==> flow/design.v <==
module fullreg #(  parameter N = 16 )(
    input [N-1:0] d,
    output reg [N-1:0] q,
    input clk,
    input en,
    input clr,  
    input rst   
    );
always @(posedge clk,posedge rst) begin
    if(rst)
        q<=0;
    else    
    if(en==1)begin
        if(clr)
            q<=0;
        else
            q<=d;
    end
end
endmodule
module exp_adder_bias (
    input  wire [7:0] exp1,    
    input  wire [7:0] exp2,    
    output wire [7:0] exp_out  
);
    wire [8:0] sum;            
    wire [8:0] sum_minus_bias;
    assign sum = exp1 + exp2;
    assign sum_minus_bias = sum - 9'd127;
    assign exp_out = sum_minus_bias[7:0];
endmodule
module exp_normalizer (
    input  wire        msb_mult,    
    input  wire [7:0]  exp_in,      
    output wire [7:0]  exp_out      
);
    assign exp_out = msb_mult ? (exp_in + 8'd1) : exp_in;
endmodule
module mantissa_normalizer (
    input  wire [47:0] mult_out,    
    output wire [23:0] mant_out     
);
    assign mant_out = mult_out[47] ? 
                      mult_out[47:24] : 
                      mult_out[46:23];
endmodule
module mult24 (
    input  wire [23:0] a,    
    input  wire [23:0] b,    
    output wire [47:0] p     
);
    assign p = $unsigned(a) * $unsigned(b);
endmodule
module fp32mult (
    input  wire [31:0] x1,
    input  wire [31:0] x2,
    input  wire        en,
    input  wire        rst,
    input  wire        clk,
    output wire [31:0] y,
    output wire        ready
);
    wire [31:0] x1_reg;
    wire [31:0] x2_reg;
    fullreg #(32) reg_x1 (.clk(clk), .rst(rst), .clr(1'b0), .en(en), .d(x1), .q(x1_reg));
    fullreg #(32) reg_x2 (.clk(clk), .rst(rst), .clr(1'b0), .en(en), .d(x2), .q(x2_reg));
    wire sign1 = x1_reg[31];
    wire sign2 = x2_reg[31];
    wire [7:0] exp1 = x1_reg[30:23];
    wire [7:0] exp2 = x2_reg[30:23];
    wire [23:0] mant1 = {1'b1, x1_reg[22:0]};  
    wire [23:0] mant2 = {1'b1, x2_reg[22:0]};
    wire sign_result = sign1 ^ sign2;
    wire [7:0] exp_sum;
      wire en_d1;
    wire en_d2;
    exp_adder_bias exp_add_inst (
        .exp1(exp1),
        .exp2(exp2),
        .exp_out(exp_sum)
    );
    wire [47:0] mant_product;
    mult24 mult_inst (
        .a(mant1),
        .b(mant2),
        .p(mant_product)
    );
    wire [7:0] exp_norm;
    exp_normalizer exp_norm_inst (
        .msb_mult(mant_product[47]),
        .exp_in(exp_sum),
        .exp_out(exp_norm)
    );
    wire [23:0] mant_norm;
    mantissa_normalizer mant_norm_inst (
        .mult_out(mant_product),
        .mant_out(mant_norm)
    );
    wire [31:0] result_comb;
    assign result_comb = {sign_result, exp_norm, mant_norm[22:0]};
    fullreg #(32) reg_out (
        .clk(clk),
        .rst(rst),
        .clr(1'b0),
        .en(en_d1),
        .d(result_comb),
        .q(y)
    );
    fullreg #(1) reg_en_stage1 (
        .clk(clk),
        .rst(rst),
        .clr(1'b0),
        .en(1'b1),
        .d(en),
        .q(en_d1)
    );
    fullreg #(1) reg_en_stage2 (
        .clk(clk),
        .rst(rst),
        .clr(1'b0),
        .en(1'b1),
        .d(en_d1),
        .q(en_d2)
    );
    assign ready = en_d2;
endmodule
make LEC_CHECK=0 ABC_AREA=0 CAP_MARGIN=15 CELL_PAD_IN_SITES_GLOBAL_PLACEMENT=1 CORE_ASPECT_RATIO=0.73 CORE_MARGIN=10 CORE_UTILIZATION=38 CTS_CLUSTER_SIZE=45 GPL_TIMING_DRIVEN=0 SETUP_SLACK_MARGIN=1.65 SLEW_MARGIN=25 TNS_END_PERCENT=10 finish   # period 11.8 ns
run.sh (not shown) runs the stock make flow with config.mk's settings and CLKGATE_MAP_FILE=.
Change:
Settings changed: ABC_AREA 0 to not set, CAP_MARGIN 15 to 20, CELL_PAD_IN_SITES_GLOBAL_PLACEMENT 1 to not set, CORE_ASPECT_RATIO 0.73 to not set, CORE_MARGIN 10 to 2, CORE_UTILIZATION 38 to 65, CTS_CLUSTER_SIZE 45 to not set, GPL_TIMING_DRIVEN 0 to not set, SETUP_SLACK_MARGIN 1.65 to not set, SLEW_MARGIN 25 to 20, TNS_END_PERCENT 10 to not set.
Clock period 11.8 ns to 6.78 ns, I/O delays scaled along.
The changed run produced a layout that fails on negative setup slack.
Via count increases by 5.0%.
Synthesized area is unchanged.
Setup slack is worse by 3000 ps.
Clock skew goes down by 7.8 ps.
Worst hold slack gains 12 ps.
Count of clock-buffer cells in the layout stays the same.
Change:
Clock period 6.78 ns to 6.81 ns, I/O delays scaled along.
What happened: The changed run finished but fails on negative setup slack; worst hold slack gets better by 6.4 ps; final area is about the same; fmax goes up by 1.2%.
Change:
Settings changed: PLACE_DENSITY set to 0.36, SETUP_SLACK_MARGIN set to 0.87.
Clock period 6.81 ns to 7.8 ns, I/O delays scaled along.
The changed run completed without violations. Final area came out lower by 4.2%. Synthesized cell count does not change. Wire length shrinks by 0.47%. Setup slack improves by 990 ps. Utilization is lower by 3.4 points. Via count went down by 1.9%. Die size is unchanged. Sequential share of layout area is higher by 0.64 points. First-iteration DRC count came out lower by 6.0%.

---

RTL: the design.v shown in full above, as it stands there.
clock: 10.0 ns
lec_check: 0
abc_area: 1
cap_margin: 20
core_margin: 10
core_utilization: 48
slew_margin: 20
The starting point finished with timing, DRC and antenna clean.
Change:
--- a/flow/config.mk
+++ b/flow/config.mk
@@ -7,6 +7,9 @@
 export LEC_CHECK = 0
-export ABC_AREA = 1
 export CAP_MARGIN = 20
-export CORE_MARGIN = 10
-export CORE_UTILIZATION = 48
+export CORE_MARGIN = 2
+export CORE_UTILIZATION = 55
+export CTS_CLUSTER_DIAMETER = 200
+export CTS_CLUSTER_SIZE = 100
+export PLACE_DENSITY = 0.86
 export SLEW_MARGIN = 20
+export TNS_END_PERCENT = 25
=> Setup slack loses 1.4 ns; clock skew falls by 0.010 ns; routed wire length shrinks by 7.1%; global-route usage goes up by 7.8 points; cell count came out lower by 22%; cell area shrinks by 7.6%; count of clock-buffer cells in the layout drops by 1; via count decreases by 8.9%; worst hold slack is better by 0.023 ns; critical path depth is lower by 2.
Change:
==> flow/config.mk (replaced) <==
export PLATFORM = sky130hd
export DESIGN_NAME = fp32mult
export DESIGN_NICKNAME = fp32mult
export VERILOG_FILES = /design/flow/design.v
export SDC_FILE = /design/flow/constraint.sdc
export NUM_CORES = 4
export LEC_CHECK = 0
export ABC_AREA = 0
export CAP_MARGIN = 20
export CELL_PAD_IN_SITES_GLOBAL_PLACEMENT = 1
export CORE_ASPECT_RATIO = 1.48
export CORE_MARGIN = 10
export CORE_UTILIZATION = 48
export CTS_CLUSTER_SIZE = 45
export SLEW_MARGIN = 25
Effect: Global-route usage decreases by 3.5 points. Cell count climbs by 2.3%. Count of clock-buffer cells in the layout goes up by 1. Flip-flop count does not change. Wire length rises by 19%. Via count is lower by about 4%.
Change:
==> flow/config.mk (replaced) <==
export PLATFORM = sky130hd
export DESIGN_NAME = fp32mult
export DESIGN_NICKNAME = fp32mult
export VERILOG_FILES = /design/flow/design.v
export SDC_FILE = /design/flow/constraint.sdc
export NUM_CORES = 4
export LEC_CHECK = 0
export CAP_MARGIN = 20
export CORE_MARGIN = 10
export CORE_UTILIZATION = 40
export HOLD_SLACK_MARGIN = -0.01
export SLEW_MARGIN = 20
After rerunning: Fmax goes up by 2.7%. Wire length goes down by 13%. Die area went up by 18%. Synthesized area does not change. Hold slack stays flat.
Change:
--- a/flow/config.mk
+++ b/flow/config.mk
@@ -8,5 +8,5 @@
 export CAP_MARGIN = 20
-export CORE_MARGIN = 10
+export CORE_MARGIN = 2
 export CORE_UTILIZATION = 40
-export HOLD_SLACK_MARGIN = -0.01
+export SETUP_SLACK_MARGIN = 0.9
 export SLEW_MARGIN = 20
==> flow/constraint.sdc (replaced) <==
create_clock -name core_clock -period 8.69 [get_ports {clk}]
set_input_delay 1.7380 -clock core_clock [delete_from_list [all_inputs] [get_ports {clk}]]
set_output_delay 1.7380 -clock core_clock [all_outputs]
set_load 0.01 [all_outputs]
Fmax increases by 13%.
Final cell count increases by 0.96%.
Cell area increases by 1.3%.
Non-clock buffer count increases by 30.
Wire length increases by 1.8%.
Count of clock-buffer cells in the layout is unchanged.
Worst setup slack degrades by 0.36 ns.

---

Starts from the design.v that is shown in full above.
export LEC_CHECK = 0
export CAP_MARGIN = 20
export CORE_MARGIN = 2
export CORE_UTILIZATION = 72
export PLACE_DENSITY_LB_ADDON = 0.08
export SLEW_MARGIN = 20
create_clock -name core_clock -period 7.14 [get_ports {clk}]
The starting point completed, yet does not pass: negative setup slack.
Next try:
Settings changed: CORE_UTILIZATION 72 to 40, PLACE_DENSITY_LB_ADDON 0.08 to unset.
Clock period 7.14 ns to 10.0 ns, I/O delays scaled along.
Now the flow completed with no timing, DRC or antenna violations.
Non-clock buffer count drops by 187.
Count of clock-buffer cells in the layout drops by 1.
Routed wire length came out lower by 5.7%.
Fmax came out lower by 16%.
First-iteration DRC count fell by 45%.
Via count falls by 11%.
Final area falls by 7.0%.
Sequential cell count stays the same.
Worst hold slack improved by 5.7 ps.
Final cell count increases by 5.6%.
Utilization shrinks by 42 points.
Next try:
Settings changed: CORE_UTILIZATION 40 to 63, CTS_CLUSTER_DIAMETER set to 200, CTS_CLUSTER_SIZE set to 100.
Outcome: The new run passed the timing, DRC and antenna checks; design area went down by about 1.7%; via count went down by about 0.46%; count of clock-buffer cells in the layout does not change; hold slack got worse by 8.8 ps; sequential share of layout area came out higher by 0.17 points; routed wire length decreases by about 6%; core utilization rose by 24 points.
Next try:
Settings changed: CORE_UTILIZATION 63 to 40, CTS_CLUSTER_DIAMETER 200 to unset, CTS_CLUSTER_SIZE 100 to 66, GPL_ROUTABILITY_DRIVEN set to 1, HOLD_SLACK_MARGIN set to -0.03, MAX_ROUTING_LAYER set to met4, SLEW_MARGIN 20 to 5, TNS_END_PERCENT set to 45.
Effect:
- The changed run finished clean
- die size went up by 56%
- clock-buffer cell count does not change
- routed wire length went up by 6.5%

---

RTL: the design.v shown in full above, as it stands there.
==> flow/config.mk <==
export PLATFORM = sky130hd
export DESIGN_NAME = fp32mult
export DESIGN_NICKNAME = fp32mult
export VERILOG_FILES = /design/flow/design.v
export SDC_FILE = /design/flow/constraint.sdc
export NUM_CORES = 4
export LEC_CHECK = 0
export ABC_AREA = 1
export CAP_MARGIN = 35
export CORE_MARGIN = 2
export CORE_UTILIZATION = 41
export CTS_CLUSTER_DIAMETER = 366
export CTS_CLUSTER_SIZE = 100
export GPL_ROUTABILITY_DRIVEN = 1
export MIN_ROUTING_LAYER = met1
export PLACE_DENSITY = 0.83
export SETUP_SLACK_MARGIN = 3.53
export SLEW_MARGIN = 20
export TNS_END_PERCENT = 10
==> flow/constraint.sdc <==
create_clock -name core_clock -period 12.4 [get_ports {clk}]
set_input_delay 2.4800 -clock core_clock [delete_from_list [all_inputs] [get_ports {clk}]]
set_output_delay 2.4800 -clock core_clock [all_outputs]
set_load 0.01 [all_outputs]
Rerun with:
==> flow/config.mk (replaced) <==
export PLATFORM = sky130hd
export DESIGN_NAME = fp32mult
export DESIGN_NICKNAME = fp32mult
export VERILOG_FILES = /design/flow/design.v
export SDC_FILE = /design/flow/constraint.sdc
export NUM_CORES = 4
export LEC_CHECK = 0
export CAP_MARGIN = 35
export CORE_MARGIN = 2
export CORE_UTILIZATION = 72
export GPL_ROUTABILITY_DRIVEN = 1
export MIN_ROUTING_LAYER = met1
export PLACE_DENSITY = 0.59
export SETUP_SLACK_MARGIN = -0.43
export SLEW_MARGIN = 20
export TNS_END_PERCENT = 95
==> flow/constraint.sdc (replaced) <==
create_clock -name core_clock -period 5.74 [get_ports {clk}]
set_input_delay 1.1480 -clock core_clock [delete_from_list [all_inputs] [get_ports {clk}]]
set_output_delay 1.1480 -clock core_clock [all_outputs]
set_load 0.01 [all_outputs]
What happened: The changed run completed, yet does not pass: setup timing; non-clock buffer count increases by 294; worst hold slack is better by 0.025 ns; routed wire length increases by 25%; die area decreases by 46%; global-route usage increases by 24 points; first-iteration DRC count increases by 28%; critical path depth decreases by 4.
Rerun with:
--- a/flow/config.mk
+++ b/flow/config.mk
@@ -8,9 +8,8 @@
 export CAP_MARGIN = 35
 export CORE_MARGIN = 2
-export CORE_UTILIZATION = 72
+export CORE_UTILIZATION = 41
 export GPL_ROUTABILITY_DRIVEN = 1
-export MIN_ROUTING_LAYER = met1
-export PLACE_DENSITY = 0.59
-export SETUP_SLACK_MARGIN = -0.43
+export MIN_ROUTING_LAYER = met2
+export PLACE_DENSITY_LB_ADDON = 0.02
 export SLEW_MARGIN = 20
 export TNS_END_PERCENT = 95
==> flow/constraint.sdc (replaced) <==
create_clock -name core_clock -period 12.4 [get_ports {clk}]
set_input_delay 2.4800 -clock core_clock [delete_from_list [all_inputs] [get_ports {clk}]]
set_output_delay 2.4800 -clock core_clock [all_outputs]
set_load 0.01 [all_outputs]
=> This time the run went through all stages and came out clean; register-to-register slack improves by 5.7 ns; clock skew stays flat; design area fell by 12%; count of clock-buffer cells in the layout rose by 1; utilization went down by 47 points; setup slack improves by 5.7 ns; non-clock buffer count falls by 294; first-iteration DRC count climbs by 53%; routed wire length falls by 7.8%.
Rerun with:
--- a/flow/config.mk
+++ b/flow/config.mk
@@ -8,8 +8,10 @@
 export CAP_MARGIN = 35
 export CORE_MARGIN = 2
-export CORE_UTILIZATION = 41
+export CORE_UTILIZATION = 69
+export CTS_CLUSTER_DIAMETER = 366
+export CTS_CLUSTER_SIZE = 100
 export GPL_ROUTABILITY_DRIVEN = 1
-export MIN_ROUTING_LAYER = met2
-export PLACE_DENSITY_LB_ADDON = 0.02
+export MIN_ROUTING_LAYER = met1
+export PLACE_DENSITY_LB_ADDON = 0.29
 export SLEW_MARGIN = 20
-export TNS_END_PERCENT = 95
+export TNS_END_PERCENT = 10
The changed run finished clean.
Sequential cell count does not change.
Setup slack is worse by 0.081 ns.
Clock-buffer cell count shrinks by 1.
Final cell count goes down by 10%.

---

run A:
RTL: the design.v shown in full above, as it stands there.
Settings: LEC_CHECK=0, CAP_MARGIN=20, CORE_MARGIN=2, CORE_UTILIZATION=63, SETUP_SLACK_MARGIN=1.37, SLEW_MARGIN=20; clock period 5.57 ns.
Finished, but not clean: run A, with setup timing.
diff inputs: run A => run B
--- a/flow/config.mk
+++ b/flow/config.mk
@@ -8,5 +8,4 @@
 export CAP_MARGIN = 20
 export CORE_MARGIN = 2
-export CORE_UTILIZATION = 63
-export SETUP_SLACK_MARGIN = 1.37
+export CORE_UTILIZATION = 40
 export SLEW_MARGIN = 20
==> flow/constraint.sdc <==
create_clock -name core_clock -period 8.69 [get_ports {clk}]
set_input_delay 1.7380 -clock core_clock [delete_from_list [all_inputs] [get_ports {clk}]]
set_output_delay 1.7380 -clock core_clock [all_outputs]
set_load 0.01 [all_outputs]
### Flow results
- Run B closes out successfully: all stages finished, all timing, DRC and antenna checks passed.
- In the reports for run B and run A, the larger total via count in the routed design belongs to run A.
- The hold slack was comparable across run B and run A.
- Total negative slack for setup checks was higher in the run labelled run B.
- Run B against run A: share of the cycle needed by the critical path after routing now smaller.
- Relative to run A, the post-route minimum period of run B is higher by 1.16 ns.
- Going from run A to run B, number of DRC markers after the initial detailed-route iteration fell by 21%, post-placement setup slack rose by 2.30 ns, delay of the slowest cell on the worst path rose by 0.38 ns.
The following lists how run C was set up differently from run B:
--- a/flow/config.mk
+++ b/flow/config.mk
@@ -8,4 +8,4 @@
 export CAP_MARGIN = 20
 export CORE_MARGIN = 2
-export CORE_UTILIZATION = 40
+export CORE_UTILIZATION = 50
 export SLEW_MARGIN = 20
Notes after the runs:
Run C vs. run B: global-route usage went up by 4.4 points.
Critical path depth of run C exceeds that of run B by a little under 10%.
As far as part of the Yosys area used for sequential elements goes, run C and run B are indistinguishable; the numbers are identical.
Of run B and run C, run C shows the lower overall via count from detail_route, with run B above it.
--- input diff run C..run D ---
--- a/flow/config.mk
+++ b/flow/config.mk
@@ -6,6 +6,8 @@
 export NUM_CORES = 4
 export LEC_CHECK = 0
+export ABC_AREA = 1
 export CAP_MARGIN = 20
 export CORE_MARGIN = 2
-export CORE_UTILIZATION = 50
+export CORE_UTILIZATION = 64
+export CTS_CLUSTER_SIZE = 99
 export SLEW_MARGIN = 20
==> flow/constraint.sdc <==
create_clock -name core_clock -period 6.72 [get_ports {clk}]
set_input_delay 1.3440 -clock core_clock [delete_from_list [all_inputs] [get_ports {clk}]]
set_output_delay 1.3440 -clock core_clock [all_outputs]
set_load 0.01 [all_outputs]
## What came out
Run C has a higher worst endpoint data arrival time than run D. Looking only at utilization after layout, and setting everything else aside, the lower value of run C and run D goes to run C.
Input changes introduced in run E (baseline for comparison: run D):
--- a/flow/config.mk
+++ b/flow/config.mk
@@ -8,6 +8,8 @@
 export ABC_AREA = 1
 export CAP_MARGIN = 20
+export CORE_ASPECT_RATIO = 0.5
 export CORE_MARGIN = 2
-export CORE_UTILIZATION = 64
+export CORE_UTILIZATION = 63
+export CTS_CLUSTER_DIAMETER = 205
 export CTS_CLUSTER_SIZE = 99
 export SLEW_MARGIN = 20
==> flow/constraint.sdc <==
create_clock -name core_clock -period 5.19 [get_ports {clk}]
set_input_delay 1.0380 -clock core_clock [delete_from_list [all_inputs] [get_ports {clk}]]
set_output_delay 1.0380 -clock core_clock [all_outputs]
set_load 0.01 [all_outputs]
Results
Layout checks on run E: not met. Flow itself completed; violations: setup timing.
For the number of logic stages on the critical path including buffering, run E came in 1 lower than run D did.
Compared to run D, run E has standard-cell row count 21 lower.
The run showing the smaller final non-filler cell total is run D.
Run D → run E: total global-route track usage moved up, global-route track usage on met1 rose by 8.9 points.
Taking run D as 1.0, run E lands at 1.07 on final non-filler cell area.
Run D reports its highest routed metal layer as met5 while run E reports met4.
Of the two values seen for worst setup path endpoint, reg_out.q[26] was produced by run D and reg_out.q[25] by run E.
Compared to run D, run E was floorplanned on a bigger die.
reg_x1.q[14] as the origin of the worst setup path was reported by run D, and reg_x1.q[10] by run E.
Vias: run E above run D
#### Input delta (run F over run E)
--- a/flow/config.mk
+++ b/flow/config.mk
@@ -6,10 +6,11 @@
 export NUM_CORES = 4
 export LEC_CHECK = 0
-export ABC_AREA = 1
 export CAP_MARGIN = 20
-export CORE_ASPECT_RATIO = 0.5
 export CORE_MARGIN = 2
-export CORE_UTILIZATION = 63
-export CTS_CLUSTER_DIAMETER = 205
-export CTS_CLUSTER_SIZE = 99
+export CORE_UTILIZATION = 72
+export CTS_CLUSTER_SIZE = 10
+export HOLD_SLACK_MARGIN = 0.3
+export PLACE_DENSITY = 0.38
+export SETUP_SLACK_MARGIN = 1.28
 export SLEW_MARGIN = 20
+export TNS_END_PERCENT = 10
==> results <==
Flop share of the area up 0.74 points in run F wrt run E
Summary — overall chip area, run F relative to run E: lower, by 19%.
Between run E and run F, the floorplan core density is lower for run E.
In run F, the synthesized cell count came out 711 below the value in run E.
Diff run E -> run F | aggregate global-route resource usage | increase of 3.8 points
Run F reports a lower fraction of met1 tracks used by global routing than run E does.
Summary — routed wire length on met2, run F relative to run E: higher, by 740 um.
Run F ends up with a half-perimeter wire length after detailed placement that is 13% lower than in run E.
What the final checks of run F revealed, after a flow that finished every stage, was a layout that fails on setup timing.
| number of antenna violations at the first check in global routing | lower: run E |
